== cedar ==
Design convolution_stage2, start of the top module:
module convolution_stage2 (
          in1,
          in2,
          in3,
          in4,
          in5,
          in6,
          in7,
          in8,
          clk,
          rst,
          start,
          conv_out
  );
clock: 10.2 ns
lec_check: 0
cap_margin: 20
core_margin: 2
core_utilization: 58
setup_slack_margin: 2.6
slew_margin: 20
run.sh (not shown) runs the stock make flow with config.mk's settings and CLKGATE_MAP_FILE=.
cedar ran in full, but the layout does not pass; the checks complain about setup timing.
For willow, these inputs were changed with respect to cedar:
# cedar
export LEC_CHECK = 0
export CAP_MARGIN = 20
export CORE_MARGIN = 2
export CORE_UTILIZATION = 58
export SETUP_SLACK_MARGIN = 2.6
export SLEW_MARGIN = 20
create_clock -name core_clock -period 10.2 [get_ports {clk}]
# willow
export LEC_CHECK = 0
export CAP_MARGIN = 20
export CORE_MARGIN = 2
export CORE_UTILIZATION = 45
export GPL_TIMING_DRIVEN = 0
export SLEW_MARGIN = 20
create_clock -name core_clock -period 14.0 [get_ports {clk}]
Finished, but not clean: willow, with antenna rules, setup timing.
Side by side, total antenna diodes in the routed design turned out higher in willow than in cedar.
Lower chip width was reported by cedar, not willow.
Delta(area growth from synthesis to layout, willow - cedar) < 0
Changes observed in willow relative to cedar: post-route cell area shows a reduction of 9.9%.
Between cedar and willow, end-of-flow core utilization decreased.
Between cedar and willow, the flow reports met1 wire length increasing by more than a quarter.
--- input diff willow..garnet ---
# willow
export LEC_CHECK = 0
export CAP_MARGIN = 20
export CORE_MARGIN = 2
export CORE_UTILIZATION = 45
export GPL_TIMING_DRIVEN = 0
export SLEW_MARGIN = 20
create_clock -name core_clock -period 14.0 [get_ports {clk}]
# garnet
export LEC_CHECK = 0
export CAP_MARGIN = 20
export CELL_PAD_IN_SITES_DETAIL_PLACEMENT = 1
export CELL_PAD_IN_SITES_GLOBAL_PLACEMENT = 0
export CORE_ASPECT_RATIO = 1.35
export CORE_MARGIN = 2
export CORE_UTILIZATION = 64
export CTS_CLUSTER_SIZE = 68
export GPL_ROUTABILITY_DRIVEN = 0
export GPL_TIMING_DRIVEN = 0
export HOLD_SLACK_MARGIN = 0.11
export MAX_ROUTING_LAYER = met5
export SETUP_SLACK_MARGIN = -1.16
export SLEW_MARGIN = 20
export TNS_END_PERCENT = 85
create_clock -name core_clock -period 14.0 [get_ports {clk}]
==> results <==
garnet is listed as incomplete: the tool reported an error in detailed placement (3_5_place_dp) and the run ended there. Net count after synthesis: willow vs garnet identical. As far as instance tally after logic synthesis goes, garnet and willow are indistinguishable; the numbers are identical. Die extent in x (willow / garnet): 1.4. Comparing willow and garnet, the higher die area was measured on willow. In garnet, the row count came out 4 below the value in willow. From willow to garnet, xor/xnor cell area share of the yosys netlist did not move at all. willow -> garnet: async set-or-reset flop fraction in the synthesized netlist delta 0, exact match.
## Diff of input files: fjord against garnet
# garnet
export LEC_CHECK = 0
export CAP_MARGIN = 20
export CELL_PAD_IN_SITES_DETAIL_PLACEMENT = 1
export CELL_PAD_IN_SITES_GLOBAL_PLACEMENT = 0
export CORE_ASPECT_RATIO = 1.35
export CORE_MARGIN = 2
export CORE_UTILIZATION = 64
export CTS_CLUSTER_SIZE = 68
export GPL_ROUTABILITY_DRIVEN = 0
export GPL_TIMING_DRIVEN = 0
export HOLD_SLACK_MARGIN = 0.11
export MAX_ROUTING_LAYER = met5
export SETUP_SLACK_MARGIN = -1.16
export SLEW_MARGIN = 20
export TNS_END_PERCENT = 85
create_clock -name core_clock -period 14.0 [get_ports {clk}]
# fjord
export LEC_CHECK = 0
export CAP_MARGIN = 20
export CELL_PAD_IN_SITES_GLOBAL_PLACEMENT = 3
export CORE_MARGIN = 2
export CORE_UTILIZATION = 27
export SLEW_MARGIN = 10
create_clock -name core_clock -period 14.0 [get_ports {clk}]
--- outcome ---
Diff fjord..garnet | gate count of the mapped netlist | unchanged
fjord: number of cell rows is 44 higher than what garnet reported.
Die height on fjord is up relative to garnet.
fjord -> garnet: synthesized area divided by synthesized cell count delta 0, exact match
Diff garnet..fjord | mapped cell area | unchanged
Row area of the core: fjord higher / garnet lower
Between garnet and fjord, the flow reports area enclosed by the die boundary increasing by more than 100%.
fjord vs garnet — starting density of the core dropped 37 points.
The flow did not stop early for fjord: all stages ran, and the layout cleared the timing, design-rule and antenna checks.


convolution_stage2 again, from the RTL that the note above started with.
Design convolution_stage2, start of the top module:
module convolution_stage2 (
          in1,
          in2,
          in3,
          in4,
          in5,
          in6,
          in7,
          in8,
          clk,
          rst,
          start,
          conv_out
  );
Settings: LEC_CHECK=0, ABC_AREA=1, CAP_MARGIN=5, CELL_PAD_IN_SITES_GLOBAL_PLACEMENT=1, CORE_ASPECT_RATIO=0.77, CORE_MARGIN=2, CORE_UTILIZATION=60, CTS_CLUSTER_DIAMETER=277, CTS_CLUSTER_SIZE=48, GPL_ROUTABILITY_DRIVEN=1, GPL_TIMING_DRIVEN=0, HOLD_SLACK_MARGIN=0.12, MAX_ROUTING_LAYER=met4, MIN_ROUTING_LAYER=met1, PLACE_DENSITY=0.49, SETUP_SLACK_MARGIN=-0.19, SLEW_MARGIN=40, TNS_END_PERCENT=35; clock period 11.5 ns.
The starting point ended with an error in 3_3_place_gp with GPL-0301.
Change:
- CAP_MARGIN: 5 -> 20
- CELL_PAD_IN_SITES_GLOBAL_PLACEMENT: 1 -> 3
- CORE_ASPECT_RATIO: 0.77 -> 1.43
- CTS_CLUSTER_DIAMETER: 277 -> not set
- CTS_CLUSTER_SIZE: 48 -> not set
- GPL_ROUTABILITY_DRIVEN: 1 -> 0
- GPL_TIMING_DRIVEN: 0 -> 1
- HOLD_SLACK_MARGIN: 0.12 -> not set
- MIN_ROUTING_LAYER: met1 -> met2
- SLEW_MARGIN: 40 -> 25
- TNS_END_PERCENT: 35 -> 95
- clock period: 11.5 -> 14.5 ns (I/O delays scaled with it)
Result:
- Now the flow never finished: it broke off in 3_1_place_gp_skip_io on GPL-0301
- die size barely changes
- synthesized cell count is unchanged
- area after synthesis stays the same
Change:
- ABC_AREA: 1 -> 0
- CELL_PAD_IN_SITES_GLOBAL_PLACEMENT: 3 -> not set
- CORE_UTILIZATION: 60 -> 71
- CTS_CLUSTER_SIZE: not set -> 42
- GPL_ROUTABILITY_DRIVEN: 0 -> 1
- MIN_ROUTING_LAYER: met2 -> not set
- PLACE_DENSITY: 0.49 -> not set
- SETUP_SLACK_MARGIN: -0.19 -> 0.21
- clock period: 14.5 -> 12.2 ns (I/O delays scaled with it)
Now the flow died in 5_1_grt on ODB-0269.
Synthesized cell count went down by about 24%.
Synthesized area drops by 5.6%.
Die size shrinks by about 20%.
Change:
- CORE_ASPECT_RATIO: 1.43 -> 0.94
- CORE_UTILIZATION: 71 -> 65
- CTS_CLUSTER_DIAMETER: not set -> 230
- CTS_CLUSTER_SIZE: 42 -> 43
- HOLD_SLACK_MARGIN: not set -> -0.04
- MAX_ROUTING_LAYER: met4 -> met5
- clock period: 12.2 -> 7.48 ns (I/O delays scaled with it)
The changed run ran to the end with violations: setup timing.
Die area rose by 9.1%.
Area after synthesis stays the same.
Synthesized cell count stays the same.
Change:
- CORE_ASPECT_RATIO: 0.94 -> 1.43
- CORE_UTILIZATION: 65 -> 70
- CTS_CLUSTER_DIAMETER: 230 -> not set
- CTS_CLUSTER_SIZE: 43 -> not set
- GPL_ROUTABILITY_DRIVEN: 1 -> 0
- HOLD_SLACK_MARGIN: -0.04 -> not set
- PLACE_DENSITY: not set -> 0.67
- SETUP_SLACK_MARGIN: 0.21 -> 1.91
- clock period: 7.48 -> 10.2 ns (I/O delays scaled with it)
- The changed run failed in 5_1_grt
- area after synthesis is unchanged
- synthesized cell count does not change
- die size went down by a little under a tenth
Change:
- CORE_ASPECT_RATIO: 1.43 -> 0.71
- CORE_UTILIZATION: 70 -> 58
- GPL_ROUTABILITY_DRIVEN: 0 -> 1
- PLACE_DENSITY: 0.67 -> 0.49
- SETUP_SLACK_MARGIN: 1.91 -> 2.15
- clock period: 10.2 -> 7.48 ns (I/O delays scaled with it)
Effect: The new run finished with setup timing left; die size went up by about a fifth; synthesized area is unchanged; synthesized cell count is unchanged.


Starting RTL as in the previous note.
## convolution_stage2
module convolution_stage2 (
          in1,
          in2,
          in3,
          in4,
          in5,
          in6,
          in7,
          in8,
          clk,
          rst,
          start,
          conv_out
  );
input [99:0] in1, in2, in3, in4, in5, in6, in7, in8;
input         clk, rst, start;
output reg [7:0] conv_out;
wire  [3:0]  in1_1, in1_2, in1_3, in1_4, in1_5, in1_6, in1_7, in1_8, in1_9, in1_10, in1_11, in1_12, in1_13;
wire [3:0]   in1_14, in1_15, in1_16, in1_17, in1_18, in1_19, in1_20, in1_21, in1_22, in1_23, in1_24, in1_25;
wire  [3:0]  in2_1, in2_2, in2_3, in2_4, in2_5, in2_6, in2_7, in2_8, in2_9, in2_10, in2_11, in2_12, in2_13;
wire [3:0]   in2_14, in2_15, in2_16, in2_17, in2_18, in2_19, in2_20, in2_21, in2_22, in2_23, in2_24, in2_25;
wire  [3:0]  in3_1, in3_2, in3_3, in3_4, in3_5, in3_6, in3_7, in3_8, in3_9, in3_10, in3_11, in3_12, in3_13;
wire [3:0]   in3_14, in3_15, in3_16, in3_17, in3_18, in3_19, in3_20, in3_21, in3_22, in3_23, in3_24, in3_25;
wire  [3:0]  in4_1, in4_2, in4_3, in4_4, in4_5, in4_6, in4_7, in4_8, in4_9, in4_10, in4_11, in4_12, in4_13;
wire [3:0]   in4_14, in4_15, in4_16, in4_17, in4_18, in4_19, in4_20, in4_21, in4_22, in4_23, in4_24, in4_25;
wire  [3:0]  in5_1, in5_2, in5_3, in5_4, in5_5, in5_6, in5_7, in5_8, in5_9, in5_10, in5_11, in5_12, in5_13;
wire [3:0]   in5_14, in5_15, in5_16, in5_17, in5_18, in5_19, in5_20, in5_21, in5_22, in5_23, in5_24, in5_25;
wire  [3:0]  in6_1, in6_2, in6_3, in6_4, in6_5, in6_6, in6_7, in6_8, in6_9, in6_10, in6_11, in6_12, in6_13;
wire [3:0]   in6_14, in6_15, in6_16, in6_17, in6_18, in6_19, in6_20, in6_21, in6_22, in6_23, in6_24, in6_25;
wire  [3:0]  in7_1, in7_2, in7_3, in7_4, in7_5, in7_6, in7_7, in7_8, in7_9, in7_10, in7_11, in7_12, in7_13;
wire [3:0]   in7_14, in7_15, in7_16, in7_17, in7_18, in7_19, in7_20, in7_21, in7_22, in7_23, in7_24, in7_25;
wire  [3:0]  in8_1, in8_2, in8_3, in8_4, in8_5, in8_6, in8_7, in8_8, in8_9, in8_10, in8_11, in8_12, in8_13;
wire [3:0]   in8_14, in8_15, in8_16, in8_17, in8_18, in8_19, in8_20, in8_21, in8_22, in8_23, in8_24, in8_25;
  ...
clock: 14.0 ns
lec_check: 0
cap_margin: 20
cell_pad_in_sites_detail_placement: 2
cell_pad_in_sites_global_placement: 1
core_margin: 2
core_utilization: 27
cts_cluster_size: 33
gpl_routability_driven: 1
slew_margin: 20
==> next run, changes <==
Settings changed: ABC_AREA set to 1, CELL_PAD_IN_SITES_DETAIL_PLACEMENT 2 to not set, CELL_PAD_IN_SITES_GLOBAL_PLACEMENT 1 to not set, CORE_ASPECT_RATIO set to 0.5, CORE_UTILIZATION 27 to 67, CTS_CLUSTER_DIAMETER set to 342, CTS_CLUSTER_SIZE 33 to 100, GPL_ROUTABILITY_DRIVEN 1 to not set, TNS_END_PERCENT set to 5.
Effect: Utilization rises by 45 points. Wire length is lower by a quarter to a third. Global-route usage came out higher by 14 points. Synthesized area went up by a few percent. Critical path depth increases by 1. Setup slack gets better by 0.022 ns.
==> next run, changes <==
Settings changed: CORE_UTILIZATION 67 to 40, SETUP_SLACK_MARGIN set to -1.33, TNS_END_PERCENT 5 to 15.
Result: The changed run completed with no timing, DRC or antenna violations; die area goes up by well over a third; global-route usage is lower by 12 points; core utilization came out lower by 31 points; hold slack is worse by 0.022 ns; via count shrinks by a few percent; count of clock-buffer cells in the layout is unchanged; non-clock buffer count climbs by 85; design area went up by a few percent; sequential share of layout area barely changes.
==> next run, changes <==
Settings changed: ABC_AREA 1 to not set, CORE_ASPECT_RATIO 0.5 to 0.51, CORE_UTILIZATION 40 to 48, CTS_CLUSTER_DIAMETER 342 to not set, CTS_CLUSTER_SIZE 100 to not set, GPL_TIMING_DRIVEN set to 0, MAX_ROUTING_LAYER set to met5, SETUP_SLACK_MARGIN -1.33 to -1.28, SLEW_MARGIN 20 to 25, TNS_END_PERCENT 15 to not set.
The new run finished but fails on setup timing.
Global-route usage rose by 23 points.
Flip-flop count stays the same.
Sequential share of layout area is about the same.
Clock-buffer cell count stays the same.
Routed wire length rose by 53%.
First-iteration DRC count rose to 2.6 times its value.
Non-clock buffer count rose by 75.
Worst setup slack loses 1.2 ns.
==> next run, changes <==
Settings changed: ABC_AREA set to 1, CORE_ASPECT_RATIO 0.51 to 1.98, CORE_UTILIZATION 48 to 40, CTS_CLUSTER_DIAMETER set to 342, CTS_CLUSTER_SIZE set to 100, GPL_TIMING_DRIVEN 0 to not set, MAX_ROUTING_LAYER met5 to not set, SETUP_SLACK_MARGIN -1.28 to not set, SLEW_MARGIN 25 to 20.
- The changed run went through all stages and came out clean
- design area is higher by about 10%
- synthesized cell count is higher by 31%
- core utilization is lower by 7.9 points
- setup slack gains 1.4 ns
- die size is higher by 27%
- wire length is lower by 24%
- via count is higher by about 5%
- count of clock-buffer cells in the layout stays the same
- non-clock buffer count is higher by 419
- critical path depth is higher by 7
==> next run, changes <==
Settings changed: CAP_MARGIN 20 to 35, CORE_ASPECT_RATIO 1.98 to 1.96, CORE_UTILIZATION 40 to 48, CTS_CLUSTER_DIAMETER 342 to not set, CTS_CLUSTER_SIZE 100 to not set, GPL_TIMING_DRIVEN set to 0, MAX_ROUTING_LAYER set to met5, SETUP_SLACK_MARGIN set to -1.28, SLEW_MARGIN 20 to 25.
Now the flow finished but failed the layout checks on setup timing; core utilization came out higher by 7.2 points; global-route usage is higher by 13 points; routed wire length went up by 21%; flip-flop count does not change; cell area went down by 4.5%; first-iteration DRC count went up by 71%.


convolution_stage2 again, from the RTL that the note above started with.
clock: 9.76 ns
lec_check: 0
cap_margin: 20
core_margin: 2
core_utilization: 70
cts_cluster_diameter: 200
cts_cluster_size: 34
setup_slack_margin: 2.56
slew_margin: 40
The baseline stopped in global routing (GRT-0232).
Change:
Settings changed: CORE_UTILIZATION 70 to 40, CTS_CLUSTER_DIAMETER 200 to default, CTS_CLUSTER_SIZE 34 to default, SETUP_SLACK_MARGIN 2.56 to default, SLEW_MARGIN 40 to 20.
Clock period 9.76 ns to 13.5 ns, I/O delays scaled along.
The changed run went through all stages and came out clean.
Synthesized area does not change.
Die area is higher by about 70%.
Synthesized cell count stays the same.
Change:
Clock period 13.5 ns to 14.0 ns, I/O delays scaled along.
=> The new run went through all stages and came out clean; final cell count shrinks by 0.95%; die size is unchanged; utilization shrinks by 0.63 points.
Change:
Settings changed: ABC_AREA from default to 1, CAP_MARGIN 20 to 35, CELL_PAD_IN_SITES_DETAIL_PLACEMENT from default to 2, CORE_ASPECT_RATIO from default to 1.96, CORE_UTILIZATION 40 to 48, CTS_CLUSTER_DIAMETER from default to 339, GPL_ROUTABILITY_DRIVEN from default to 0, GPL_TIMING_DRIVEN from default to 0, MAX_ROUTING_LAYER from default to met5, SETUP_SLACK_MARGIN from default to 0.7, SLEW_MARGIN 20 to 5, TNS_END_PERCENT from default to 5.
What happened: With this change the flow never finished: it broke off in detailed placement. Area after synthesis came out higher by 5.9%. Die area came out lower by 11%. Synthesized cell count came out higher by about 30%.
Change:
Settings changed: ABC_AREA 1 to default, CAP_MARGIN 35 to 20, CELL_PAD_IN_SITES_DETAIL_PLACEMENT 2 to 1, CELL_PAD_IN_SITES_GLOBAL_PLACEMENT from default to 1, CORE_ASPECT_RATIO 1.96 to 1.35, CORE_UTILIZATION 48 to 15, CTS_CLUSTER_DIAMETER 339 to default, CTS_CLUSTER_SIZE from default to 33, GPL_ROUTABILITY_DRIVEN 0 to 1, GPL_TIMING_DRIVEN 0 to default, HOLD_SLACK_MARGIN from default to 0.11, MAX_ROUTING_LAYER met5 to met4, SETUP_SLACK_MARGIN 0.7 to default, SLEW_MARGIN 5 to 20, TNS_END_PERCENT 5 to default.
Outcome:
- The changed run went through all stages and came out clean
- synthesized cell count came out lower by 24%
- area after synthesis falls by 5.6%
- die area went up to 3.0 times its value
Change:
Settings changed: CORE_UTILIZATION 15 to 64, CTS_CLUSTER_SIZE 33 to 68, GPL_TIMING_DRIVEN from default to 0, MAX_ROUTING_LAYER met4 to met5, SETUP_SLACK_MARGIN from default to 3.22, TNS_END_PERCENT from default to 85.
The new run ended with an error in global placement; area after synthesis does not change; die area drops by about 80%; synthesized cell count stays the same.
